==> flow/design.v (excerpt) <==
module udp_ipv4_tx (
    input  wire             ap_clk,
    input  wire             ap_rst_n,
    input  wire  [31:0]     my_ip_addr,
    input  wire   [7:0]     ip_protocol,
    input  wire             s_axis_tx_meta_tvalid,
    output wire             s_axis_tx_meta_tready,
    input  wire [255:0]     s_axis_tx_meta_tdata,
    input  wire             s_axis_tx_data_tvalid,
    output wire             s_axis_tx_data_tready,
    input  wire  [63:0]     s_axis_tx_data_tdata,
    input  wire   [7:0]     s_axis_tx_data_tkeep,
    input  wire             s_axis_tx_data_tlast,
    output wire             m_axis_tx_data_tvalid,
    input  wire             m_axis_tx_data_tready,
    output wire   [63:0]    m_axis_tx_data_tdata,
    output wire    [7:0]    m_axis_tx_data_tkeep,
    output wire             m_axis_tx_data_tlast,
    output wire   [31:0]    datagrams_transmitted
);
wire            tx_udp2ip_data_tvalid;
wire            tx_udp2ip_data_tready;
wire [63:0]     tx_udp2ip_data_tdata;
wire  [7:0]     tx_udp2ip_data_tkeep;
wire            tx_udp2ip_data_tlast;
wire            tx_udp2ip_meta_tvalid;
wire [63:0]     tx_udp2ip_meta_tdata;
wire            tx_udp2ip_meta_tready;
udp_tx udp_tx_i (
    .ap_clk                       (ap_clk),
  ...
Size in the first run: roughly 3100 cells after synthesis, roughly 480 I/O pins, ~25000 um2 of cells after synthesis.
==> flow/config.mk <==
export PLATFORM = sky130hd
export DESIGN_NAME = udp_ipv4_tx
export DESIGN_NICKNAME = udp_ipv4_tx
export VERILOG_FILES = /design/flow/design.v
export SDC_FILE = /design/flow/constraint.sdc
export NUM_CORES = 4
export LEC_CHECK = 0
export ABC_AREA = 1
export CAP_MARGIN = 20
export CELL_PAD_IN_SITES_DETAIL_PLACEMENT = 0
export CELL_PAD_IN_SITES_GLOBAL_PLACEMENT = 0
export CORE_ASPECT_RATIO = 0.94
export CORE_MARGIN = 2
export CORE_UTILIZATION = 69
export CTS_CLUSTER_DIAMETER = 292
export CTS_CLUSTER_SIZE = 19
export MAX_ROUTING_LAYER = met5
export MIN_ROUTING_LAYER = met1
export SETUP_SLACK_MARGIN = -0.19
export SLEW_MARGIN = 20
==> flow/constraint.sdc <==
create_clock -name core_clock -period 2.81 [get_ports {ap_clk}]
set_input_delay 0.5620 -clock core_clock [delete_from_list [all_inputs] [get_ports {ap_clk}]]
set_output_delay 0.5620 -clock core_clock [all_outputs]
set_load 0.01 [all_outputs]
run.sh (not shown) runs the stock make flow with config.mk's settings and CLKGATE_MAP_FILE=.
The starting point completed, yet does not pass: setup timing.
Rerun with:
==> flow/config.mk (replaced) <==
export PLATFORM = sky130hd
export DESIGN_NAME = udp_ipv4_tx
export DESIGN_NICKNAME = udp_ipv4_tx
export VERILOG_FILES = /design/flow/design.v
export SDC_FILE = /design/flow/constraint.sdc
export NUM_CORES = 4
export LEC_CHECK = 0
export ABC_AREA = 1
export CAP_MARGIN = 20
export CORE_MARGIN = 2
export CORE_UTILIZATION = 56
export PLACE_DENSITY = 0.38
export SLEW_MARGIN = 20
==> flow/constraint.sdc (replaced) <==
create_clock -name core_clock -period 3.07 [get_ports {ap_clk}]
set_input_delay 0.6140 -clock core_clock [delete_from_list [all_inputs] [get_ports {ap_clk}]]
set_output_delay 0.6140 -clock core_clock [all_outputs]
set_load 0.01 [all_outputs]
After rerunning:
- With this change the flow passed the timing, DRC and antenna checks
- global-route usage decreases by 9.3 points
- cell area is higher by 3.3%
- routed wire length came out lower by 5.9%
- cell count is higher by 3.6%
- worst setup slack gets better by 320 ps
- worst hold slack gets worse by 8.7 ps
- count of clock-buffer cells in the layout grows by 25
- power climbs by 2.3%
Rerun with:
--- a/flow/config.mk
+++ b/flow/config.mk
@@ -7,7 +7,7 @@
 export LEC_CHECK = 0
-export ABC_AREA = 1
 export CAP_MARGIN = 20
 export CORE_MARGIN = 2
-export CORE_UTILIZATION = 56
-export PLACE_DENSITY = 0.38
+export CORE_UTILIZATION = 40
+export PLACE_DENSITY = 0.6
+export SETUP_SLACK_MARGIN = 0.44
 export SLEW_MARGIN = 20
==> flow/constraint.sdc (replaced) <==
create_clock -name core_clock -period 4.33 [get_ports {ap_clk}]
set_input_delay 0.8660 -clock core_clock [delete_from_list [all_inputs] [get_ports {ap_clk}]]
set_output_delay 0.8660 -clock core_clock [all_outputs]
set_load 0.01 [all_outputs]
The new run passed the timing, DRC and antenna checks; synthesized area rose slightly; synthesized cell count fell by a little under a tenth; count of clock-buffer cells in the layout rose by 21; cell count barely changes; setup slack is better by 500 ps; final area stays flat; hold slack hardly moves; sequential share of layout area barely changes; non-clock buffer count fell by 37.
Rerun with:
--- a/flow/config.mk
+++ b/flow/config.mk
@@ -11,3 +11,2 @@
 export PLACE_DENSITY = 0.6
-export SETUP_SLACK_MARGIN = 0.44
 export SLEW_MARGIN = 20
==> flow/constraint.sdc (replaced) <==
create_clock -name core_clock -period 5.0 [get_ports {ap_clk}]
set_input_delay 1.0000 -clock core_clock [delete_from_list [all_inputs] [get_ports {ap_clk}]]
set_output_delay 1.0000 -clock core_clock [all_outputs]
set_load 0.01 [all_outputs]
What happened:
- The changed run finished with timing, DRC and antenna clean
- power drops by 14%
- routed wire length came out lower by 1.5%
- worst setup slack improves by 150 ps
- via count falls by 1.7%
- fmax drops by 12%
- synthesized area does not change
- combinational power is lower by 17%
- sequential power goes down by 13%
Power figures rest on the tool's default switching activity, not on a simulated workload.
